## top
module top(input clk, rst, ball_speed, serve_type, angle, bat_size, restart, start, en_color, auto, hard_mode, input[3:0] mode, max_score, input[8:0] adc, output sel, size, output sound, output [9:0] RED, GRN, BLU, output HSYNC, VSYNC, px_clk, blank);
    wire [9:0] x, y, p1_y, p2_y, bx, by;
    reg [9:0] p2_y_ff;
    wire px_data_out;
    wire [29:0] px_data_in;
    wire [4:0] score1, score2;
    wire p1_win, p2_win, turn, start_state, hit, wall, goal;
    wire p2p, p2m, xh, yh;
    wire [1:0] game_mode;
    reg[1:0] mode_in, score_in;
    wire [9:0] ap2_y, pp2_y;
    assign blank = 1'b1;
    assign size = bat_size;
    assign p2_y = p2_y_ff;
    always @(posedge clk) begin
        if(auto) p2_y_ff <= ap2_y;
        else p2_y_ff <= pp2_y;
    end
    always @(posedge clk or posedge rst) begin
        if(rst) begin
            mode_in <= 2'b00;
            score_in <= 2'b00;
        end else begin
        if(mode[0]) mode_in <= 2'b00;
        if(mode[1]) mode_in <= 2'b01;
        if(mode[2]) mode_in <= 2'b10;
        if(mode[3]) mode_in <= 2'b11;
        if(max_score[0]) score_in <= 2'b00;
        if(max_score[1]) score_in <= 2'b01;
        if(max_score[2]) score_in <= 2'b10;
        if(max_score[3]) score_in <= 2'b11;
        end
    end
    paddle_controller pctrl(clk, rst, p2p, p2m, bat_size, ap2_y);
    heading_detect heading_detect(clk, rst, bx, by, xh, yh);
    auto_player auto_player(clk, rst, auto, turn, hit, wall, start_state, hard_mode, xh, yh, game_mode, bx, by, ap2_y, p2p, p2m);
    adc_reader adc_reader(clk, rst, adc, sel, p1_y, pp2_y);
    clk_divider clk_divider(clk, rst, px_clk);
    sound_output sound_output(clk, rst, hit, wall, goal, sound);
    game_controller game_controller(clk, rst, p1_y, p2_y, mode_in, score_in, ball_speed, serve_type, angle, bat_size, restart, start, p1_win, p2_win, turn, start_state, hit, wall, goal, game_mode, score1, score2, bx, by);
  ...
clock: 5.56 ns
lec_check: 0
abc_area: 1
cap_margin: 35
cell_pad_in_sites_detail_placement: 0
cell_pad_in_sites_global_placement: 2
core_aspect_ratio: 0.65
core_margin: 7
core_utilization: 37
gpl_routability_driven: 1
gpl_timing_driven: 0
place_density: 0.77
setup_slack_margin: 1.15
slew_margin: 20
tns_end_percent: 35
run.sh (not shown) runs the stock make flow with config.mk's settings and CLKGATE_MAP_FILE=.
The starting point ran to the end with violations: negative setup slack.
Edit:
- CAP_MARGIN: 35 -> 40
- CELL_PAD_IN_SITES_DETAIL_PLACEMENT: 0 -> unset
- CORE_ASPECT_RATIO: 0.65 -> 1.63
- CORE_UTILIZATION: 37 -> 56
- GPL_TIMING_DRIVEN: 0 -> unset
- MAX_ROUTING_LAYER: unset -> met5
- PLACE_DENSITY: 0.77 -> unset
- PLACE_DENSITY_LB_ADDON: unset -> 0.03
- SETUP_SLACK_MARGIN: 1.15 -> unset
- TNS_END_PERCENT: 35 -> unset
- clock period: 5.56 -> 7.78 ns (I/O delays scaled with it)
After rerunning: This time the run did not get past 3_1_place_gp_skip_io. Synthesized cell count is unchanged. Die area falls by 33%. Synthesized area is unchanged.
Edit:
- ABC_AREA: 1 -> unset
- CAP_MARGIN: 40 -> 20
- CELL_PAD_IN_SITES_GLOBAL_PLACEMENT: 2 -> unset
- CORE_ASPECT_RATIO: 1.63 -> unset
- CORE_MARGIN: 7 -> 2
- CORE_UTILIZATION: 56 -> 65
- GPL_ROUTABILITY_DRIVEN: 1 -> unset
- MAX_ROUTING_LAYER: met5 -> unset
- PLACE_DENSITY_LB_ADDON: 0.03 -> unset
- SETUP_SLACK_MARGIN: unset -> 1.3
- clock period: 7.78 -> 5.18 ns (I/O delays scaled with it)
Result: The changed run reached the layout checks and failed them: negative setup slack. Die size falls by 13%. Synthesized area rises by 8.7%. Synthesized cell count falls by 7.1%.
Edit:
- ABC_AREA: unset -> 1
- CORE_UTILIZATION: 65 -> 72
- PLACE_DENSITY: unset -> 0.6
- SETUP_SLACK_MARGIN: 1.3 -> unset
- clock period: 5.18 -> 14.0 ns (I/O delays scaled with it)
- The new run completed without violations
- maximum frequency went down by about 37%
- final cell count went down by 7.2%
- global-route usage went down by 4.1 points
- setup slack improved by 5700 ps
- sequential power went down by 64%
- clock-buffer cell count went up by 1
No activity file was given, so power comes from the tool's default toggle rates.
